Setup of build 60:
==> flow/design.v (excerpt) <==
module mul_op #(parameter INPUTS = 2,
		parameter OUTPUTS = 1,
		parameter DATA_IN_SIZE = 32,
		parameter DATA_OUT_SIZE = 32)
		(
		input clk,
		input rst,
		input [INPUTS * (DATA_IN_SIZE)- 1 : 0]data_in_bus,
		input [INPUTS - 1 : 0]valid_in_bus,
		output [INPUTS - 1 : 0] ready_in_bus,
		output [OUTPUTS * (DATA_OUT_SIZE) - 1 : 0]data_out_bus,
		output [OUTPUTS - 1 : 0]valid_out_bus,
		input 	[OUTPUTS - 1 : 0] ready_out_bus
);
==> flow/config.mk <==
export PLATFORM = sky130hd
export DESIGN_NAME = mul_op
export DESIGN_NICKNAME = mul_op
export VERILOG_FILES = /design/flow/design.v
export SDC_FILE = /design/flow/constraint.sdc
export NUM_CORES = 4
export LEC_CHECK = 0
export ABC_AREA = 1
export CAP_MARGIN = 5
export CELL_PAD_IN_SITES_GLOBAL_PLACEMENT = 1
export CORE_ASPECT_RATIO = 0.89
export CORE_MARGIN = 7
export CORE_UTILIZATION = 60
export CTS_CLUSTER_DIAMETER = 202
export CTS_CLUSTER_SIZE = 46
export GPL_ROUTABILITY_DRIVEN = 1
export GPL_TIMING_DRIVEN = 0
export HOLD_SLACK_MARGIN = 0.07
export MAX_ROUTING_LAYER = met4
export MIN_ROUTING_LAYER = met1
export PLACE_DENSITY_LB_ADDON = 0.05
export SETUP_SLACK_MARGIN = 1.94
export SLEW_MARGIN = 25
export TNS_END_PERCENT = 65
==> flow/constraint.sdc <==
create_clock -name core_clock -period 12.9 [get_ports {clk}]
set_input_delay 2.5800 -clock core_clock [delete_from_list [all_inputs] [get_ports {clk}]]
set_output_delay 2.5800 -clock core_clock [all_outputs]
set_load 0.01 [all_outputs]
run.sh (not shown) runs the stock make flow with config.mk's settings and CLKGATE_MAP_FILE=.
diff inputs: build 60 => build 77
# build 60
export LEC_CHECK = 0
export ABC_AREA = 1
export CAP_MARGIN = 5
export CELL_PAD_IN_SITES_GLOBAL_PLACEMENT = 1
export CORE_ASPECT_RATIO = 0.89
export CORE_MARGIN = 7
export CORE_UTILIZATION = 60
export CTS_CLUSTER_DIAMETER = 202
export CTS_CLUSTER_SIZE = 46
export GPL_ROUTABILITY_DRIVEN = 1
export GPL_TIMING_DRIVEN = 0
export HOLD_SLACK_MARGIN = 0.07
export MAX_ROUTING_LAYER = met4
export MIN_ROUTING_LAYER = met1
export PLACE_DENSITY_LB_ADDON = 0.05
export SETUP_SLACK_MARGIN = 1.94
export SLEW_MARGIN = 25
export TNS_END_PERCENT = 65
create_clock -name core_clock -period 12.9 [get_ports {clk}]
# build 77
export LEC_CHECK = 0
export CAP_MARGIN = 20
export CELL_PAD_IN_SITES_GLOBAL_PLACEMENT = 1
export CORE_ASPECT_RATIO = 0.5
export CORE_MARGIN = 7
export CORE_UTILIZATION = 61
export CTS_CLUSTER_DIAMETER = 240
export CTS_CLUSTER_SIZE = 99
export MIN_ROUTING_LAYER = met1
export PLACE_DENSITY = 0.43
export SETUP_SLACK_MARGIN = 2.64
export SLEW_MARGIN = 20
export TNS_END_PERCENT = 30
create_clock -name core_clock -period 12.9 [get_ports {clk}]
[summary]
- Build 77 reached the final stage; the timing, design-rule and antenna checks on its layout passed.
- Build 77 vs build 60: critical path depth down in build 77
- Build 77 vs build 60: met2 wire length down
- The smallest hold slack in build 77 was lower than what build 60 gave.
Edits applied to the flow inputs when going from build 77 to build 72:
# build 77
export LEC_CHECK = 0
export CAP_MARGIN = 20
export CELL_PAD_IN_SITES_GLOBAL_PLACEMENT = 1
export CORE_ASPECT_RATIO = 0.5
export CORE_MARGIN = 7
export CORE_UTILIZATION = 61
export CTS_CLUSTER_DIAMETER = 240
export CTS_CLUSTER_SIZE = 99
export MIN_ROUTING_LAYER = met1
export PLACE_DENSITY = 0.43
export SETUP_SLACK_MARGIN = 2.64
export SLEW_MARGIN = 20
export TNS_END_PERCENT = 30
create_clock -name core_clock -period 12.9 [get_ports {clk}]
# build 72
export LEC_CHECK = 0
export CAP_MARGIN = 20
export CORE_MARGIN = 2
export CORE_UTILIZATION = 40
export SLEW_MARGIN = 20
create_clock -name core_clock -period 8.0 [get_ports {clk}]
Notes after the runs:
The via count of build 72 was superior to that of build 77. Die area | build 72 > build 77. Build 72: clock network area share is 0.16 points lower than what build 77 reported. In the flow results for build 77 and build 72, the insertion delay at the late pin of the worst-skew pair is larger on build 72. Build 72 against build 77; met3 wirelength from detailed routing is down by more than half. Build 72 — final critical-path required period 0.18 ns lower, build 77 as reference. Diff build 77 -> build 72: wire length lower, hold slack up 0.0094 ns.
> inputs changed (build 72 -> build 25)
# build 72
export LEC_CHECK = 0
export CAP_MARGIN = 20
export CORE_MARGIN = 2
export CORE_UTILIZATION = 40
export SLEW_MARGIN = 20
create_clock -name core_clock -period 8.0 [get_ports {clk}]
# build 25
export LEC_CHECK = 0
export CAP_MARGIN = 35
export CELL_PAD_IN_SITES_GLOBAL_PLACEMENT = 1
export CORE_MARGIN = 2
export CORE_UTILIZATION = 40
export CTS_CLUSTER_DIAMETER = 307
export CTS_CLUSTER_SIZE = 98
export PLACE_DENSITY_LB_ADDON = 0.25
export SLEW_MARGIN = 20
export TNS_END_PERCENT = 30
create_clock -name core_clock -period 8.0 [get_ports {clk}]
Results
- Critical path capture point: multiply_unit.q0[31] -> build 72, multiply_unit.q0[29] -> build 25
- Build 25 vs build 72: design area up in build 25
- Build 25 vs build 72 — routed wire length per instance rose 0.49 µm.
- Worst setup slack (lower): build 72

The RTL this note starts from:
==> flow/design.v <==
module joinC #(parameter N = 5)(
	input [N - 1 : 0] valid_in,
	output reg  [N - 1 : 0] ready_in,
	output valid_out,
	input ready_out
);
	assign valid_out = &valid_in; 
	reg[N - 1 : 0] singleValid;
	integer i, j;
	always @(*)begin
		for(i = 0; i < N; i = i + 1)begin
			singleValid[i] = 1;
			for(j = 0; j < N; j = j + 1)
				if(i != j)
					singleValid[i] = singleValid[i] & valid_in[j];
		end
		for(i = 0; i < N; i = i + 1)begin
			ready_in[i] = singleValid[i] & ready_out;
		end
	end
endmodule
module OEHB #(parameter INPUTS = 1,
		parameter OUTPUTS = 1,
		parameter DATA_IN_SIZE = 32,
		parameter DATA_OUT_SIZE = 32)
	(
		input clk,
		input rst,
		input [INPUTS * (DATA_IN_SIZE)- 1 : 0]data_in_bus,
		input [INPUTS - 1 : 0]valid_in_bus,
		output [INPUTS - 1 : 0] ready_in_bus,
		output [OUTPUTS * (DATA_OUT_SIZE) - 1 : 0]data_out_bus,
		output reg [OUTPUTS - 1 : 0]valid_out_bus,
		input 	[OUTPUTS - 1 : 0] ready_out_bus
);
	wire reg_en;
	reg [DATA_IN_SIZE - 1 : 0] data_reg;
	always@(posedge clk, posedge rst)
		if(rst)
			valid_out_bus[0] <= 0;
		else
			valid_out_bus[0] <= valid_in_bus[0] | ~ready_in_bus[0];
	always@(posedge clk, posedge rst)
		if(rst)
			data_reg <= 0;
		else if(reg_en)
			data_reg <= data_in_bus[0 * DATA_IN_SIZE +: DATA_IN_SIZE];
	assign data_out_bus[0 * DATA_OUT_SIZE +: DATA_OUT_SIZE] = data_reg;
	assign ready_in_bus[0] = ~valid_out_bus[0] | ready_out_bus[0];
	assign reg_en = ready_in_bus[0] & valid_in_bus[0];
endmodule
module delay_buffer #(parameter SIZE = 32) (
	input clk, rst,
	input valid_in, ready_in,
	output valid_out
);
	reg [SIZE - 1 : 0] shift_reg;
	always @(posedge clk)begin
		if(ready_in | rst)
			shift_reg[0] <= valid_in;
	end
	always @(posedge clk)begin
		if(rst)
			shift_reg[SIZE - 1 : 1] <= 0;
		else if(ready_in)
			shift_reg[SIZE - 1 : 1] <= shift_reg[SIZE - 2 : 0];
	end
	assign valid_out = shift_reg[SIZE - 1];
endmodule
module mul_4_stage (
	input clk, ce,
	input[31 : 0] a,
	input [31 : 0] b,
	output [31 : 0] p
);
	reg [31 : 0] a_reg, b_reg, q0, q1, q2;
	wire [63 : 0] mul_wire;
	assign mul_wire = a_reg * b_reg;
	wire [31 : 0] mul;
	assign mul = mul_wire[31 : 0];
	always @(posedge clk)
		if(ce)begin
			a_reg <= a;
			b_reg <= b;
			q0 <= mul;
			q1 <= q0;
			q2 <= q1;
		end
	assign p = q2;
endmodule
module mul_op #(parameter INPUTS = 2,
		parameter OUTPUTS = 1,
		parameter DATA_IN_SIZE = 32,
		parameter DATA_OUT_SIZE = 32)
		(
		input clk,
		input rst,
		input [INPUTS * (DATA_IN_SIZE)- 1 : 0]data_in_bus,
		input [INPUTS - 1 : 0]valid_in_bus,
		output [INPUTS - 1 : 0] ready_in_bus,
		output [OUTPUTS * (DATA_OUT_SIZE) - 1 : 0]data_out_bus,
		output [OUTPUTS - 1 : 0]valid_out_bus,
		input 	[OUTPUTS - 1 : 0] ready_out_bus
);
	localparam LATENCY = 4;
	wire [2 * DATA_OUT_SIZE - 1 : 0] temp_result;
	wire join_valid;
	wire buff_valid, oehb_valid, oehb_ready;
	wire oehb_dataOut, oehb_datain;
	joinC #(.N(INPUTS)) add_fork(.valid_in(valid_in_bus), .ready_in(ready_in_bus), .valid_out(join_valid), .ready_out(oehb_ready));
	mul_4_stage multiply_unit (.clk(clk), .ce(oehb_ready), .a(data_in_bus[0 * DATA_IN_SIZE +: DATA_IN_SIZE]), .b(data_in_bus[1 * DATA_IN_SIZE +: DATA_IN_SIZE]), .p(data_out_bus[0 * DATA_OUT_SIZE +: DATA_OUT_SIZE]));
	delay_buffer #(.SIZE(LATENCY - 1))delay_buff(.clk(clk), .rst(rst), .valid_in(join_valid), .ready_in(oehb_ready), .valid_out(buff_valid));
	OEHB #(.INPUTS(1), .OUTPUTS(1), .DATA_IN_SIZE(1), .DATA_OUT_SIZE(1)) oehb_buffer (.clk(clk), .rst(rst),
										 .data_in_bus(1'b0), .valid_in_bus(buff_valid), .ready_in_bus(oehb_ready),
										 .data_out_bus(oehb_dataOut), .valid_out_bus(valid_out_bus[0]), .ready_out_bus(ready_out_bus[0]));
endmodule
Settings: LEC_CHECK=0, CAP_MARGIN=40, CORE_MARGIN=2, CORE_UTILIZATION=72, SLEW_MARGIN=20; clock period 6.49 ns.
The baseline completed, yet does not pass: negative setup slack.
Change:
--- a/flow/config.mk
+++ b/flow/config.mk
@@ -6,6 +6,7 @@
 export NUM_CORES = 4
 export LEC_CHECK = 0
-export CAP_MARGIN = 40
+export CAP_MARGIN = 20
 export CORE_MARGIN = 2
 export CORE_UTILIZATION = 72
+export CTS_CLUSTER_DIAMETER = 227
 export SLEW_MARGIN = 20
==> flow/constraint.sdc (replaced) <==
create_clock -name core_clock -period 3.52 [get_ports {clk}]
set_input_delay 0.7040 -clock core_clock [delete_from_list [all_inputs] [get_ports {clk}]]
set_output_delay 0.7040 -clock core_clock [all_outputs]
set_load 0.01 [all_outputs]
The new run completed and failed the layout checks on negative setup slack.
Wire length goes up by 20%.
Critical path depth drops by 1.
Worst hold slack hardly moves.
Core utilization goes up by 3.6 points.

// mul_op: RTL as listed in full above, without the edits since
Settings: LEC_CHECK=0, CAP_MARGIN=20, CELL_PAD_IN_SITES_GLOBAL_PLACEMENT=1, CORE_ASPECT_RATIO=1.45, CORE_MARGIN=7, CORE_UTILIZATION=61, CTS_CLUSTER_DIAMETER=240, CTS_CLUSTER_SIZE=99, MIN_ROUTING_LAYER=met1, PLACE_DENSITY=0.43, SETUP_SLACK_MARGIN=-1.28, SLEW_MARGIN=20, TNS_END_PERCENT=30; clock period 12.9 ns.
The starting point went through all stages and came out clean.
==> next run, changes <==
CELL_PAD_IN_SITES_GLOBAL_PLACEMENT = 0   (was 1)
CORE_UTILIZATION = 72   (was 61)
Core utilization increases by 12 points.
Maximum frequency increases by 4.8%.
Non-clock buffer count increases by 1.
Clock-buffer cell count decreases by 1.
Via count increases by 2.5%.
==> next run, changes <==
CORE_ASPECT_RATIO = 0.92   (was 1.45)
CORE_MARGIN = 2   (was 7)
CTS_CLUSTER_DIAMETER = not set   (was 240)
CTS_CLUSTER_SIZE = 33   (was 99)
PLACE_DENSITY = not set   (was 0.43)
PLACE_DENSITY_LB_ADDON = 0.05   (was not set)
SETUP_SLACK_MARGIN = 1.94   (was -1.28)
TNS_END_PERCENT = not set   (was 30)
clock period = 6.84 ns   (was 12.9 ns; I/O delays follow)
After rerunning:
- Now the flow finished but failed the layout checks on negative setup slack
- clock skew went down by 0.0094 ns
- sequential share of layout area fell by 1.5 points
- count of clock-buffer cells in the layout does not change
==> next run, changes <==
CELL_PAD_IN_SITES_GLOBAL_PLACEMENT = not set   (was 0)
CORE_ASPECT_RATIO = not set   (was 0.92)
CORE_UTILIZATION = 10   (was 72)
CTS_CLUSTER_SIZE = not set   (was 33)
MIN_ROUTING_LAYER = not set   (was met1)
PLACE_DENSITY_LB_ADDON = not set   (was 0.05)
SETUP_SLACK_MARGIN = not set   (was 1.94)
clock period = 8.92 ns   (was 6.84 ns; I/O delays follow)
Outcome: The new run finished clean; register-to-register slack improved by 1.7 ns; final area climbs by 5.0%; final cell count climbs by 90%; fmax drops by 5.1%.

== v55 ==
// mul_op: RTL as listed in full above, without the edits since
make LEC_CHECK=0 CAP_MARGIN=35 CORE_ASPECT_RATIO=0.5 CORE_MARGIN=10 CORE_UTILIZATION=40 CTS_CLUSTER_DIAMETER=307 CTS_CLUSTER_SIZE=98 PLACE_DENSITY_LB_ADDON=0.25 SLEW_MARGIN=20 finish   # period 8.0 ns
v55: all stages complete, timing, DRC and antenna checks passed
diff inputs: v55 => v10
-- flow/config.mk --
<<< v55, line 8
export CAP_MARGIN = 35
export CORE_ASPECT_RATIO = 0.5
export CORE_MARGIN = 10
export CORE_UTILIZATION = 40
export CTS_CLUSTER_DIAMETER = 307
export CTS_CLUSTER_SIZE = 98
export PLACE_DENSITY_LB_ADDON = 0.25
>>> v10, line 8
export CAP_MARGIN = 35
export CORE_MARGIN = 2
export CORE_UTILIZATION = 40
export CTS_CLUSTER_DIAMETER = 307
export CTS_CLUSTER_SIZE = 46
export PLACE_DENSITY_LB_ADDON = 0.25
[summary]
[compare] base=v55 new=v10: multi-input logic portion of the cell area roughly the same, maximum frequency higher, highest net fanout along the worst path higher.
End point of the critical path = multiply_unit.q0[30]: v10; end point of the critical path = multiply_unit.q0[31]: v55
In terms of sequential portion of the cell area, v55 and v10 differ only marginally.
Global routing met1 resource utilization, v10 and v55: smaller value in v55
A start point of the critical path of multiply_unit.b_reg[8] is what v55 shows, while multiply_unit.b_reg[2] belongs to v10.
For v11, these inputs were changed with respect to v10:
==> flow/config.mk <==
export PLATFORM = sky130hd
export DESIGN_NAME = mul_op
export DESIGN_NICKNAME = mul_op
export VERILOG_FILES = /design/flow/design.v
export SDC_FILE = /design/flow/constraint.sdc
export NUM_CORES = 4
export LEC_CHECK = 0
export ABC_AREA = 1
export CAP_MARGIN = 25
export CELL_PAD_IN_SITES_DETAIL_PLACEMENT = 2
export CORE_ASPECT_RATIO = 0.52
export CORE_MARGIN = 6
export CORE_UTILIZATION = 54
export HOLD_SLACK_MARGIN = 0.25
export MIN_ROUTING_LAYER = met1
export SLEW_MARGIN = 20
export TNS_END_PERCENT = 100
Notes after the runs:
v11 terminated abnormally: 3_5_place_dp reported DPL-0033. In the metrics for v11 and v10, the one carrying the lower post-synthesis sequential area ratio is v11. v11 reports a lower area fraction in compound gates than v10 does. Taking v10 as the reference, in v11 overall die width grew by about 26%, gate count of the mapped netlist grew by about 34%, core footprint shrank by 0.012 mm2, number of standard cells reported by yosys grew by about 34%. Diff v11 and v10: number of distinct standard cells referenced by the synthesized netlist lower in v11. Compared with v10, in v11 average instance area after synthesis now sits lower; yosys stat chip area now larger. Share of the synthesized netlist area taken by xor and xnor gates ended up 2.3 points lower on v11 than on v10. Relative to v10, netlist area before placement has increased by 0.0011 mm2 in v11.
Modified inputs, v40 compared to v11
==> flow/config.mk <==
export PLATFORM = sky130hd
export DESIGN_NAME = mul_op
export DESIGN_NICKNAME = mul_op
export VERILOG_FILES = /design/flow/design.v
export SDC_FILE = /design/flow/constraint.sdc
export NUM_CORES = 4
export LEC_CHECK = 0
export CAP_MARGIN = 25
export CORE_MARGIN = 6
export CORE_UTILIZATION = 66
export HOLD_SLACK_MARGIN = 0.25
export MIN_ROUTING_LAYER = met1
export SLEW_MARGIN = 20
export TNS_END_PERCENT = 50
Notes after the runs:
Out of v40 and v11, the only run to close with the timing, design-rule and antenna checks passing was v40. Chip height, v40 vs v11: up by more than 10%. Across both runs, area inside the core boundary was lower for v40 than for v11. Compared to v11, v40 has placer's final routability congestion estimate about 5% lower. v40 — mapped cell area about 5% lower, v11 as reference. [compare] base=v11 new=v40: xor-xnor portion of the synthesized cell area went up; initial cell density of the core increased by 12 points relative to the old numbers.
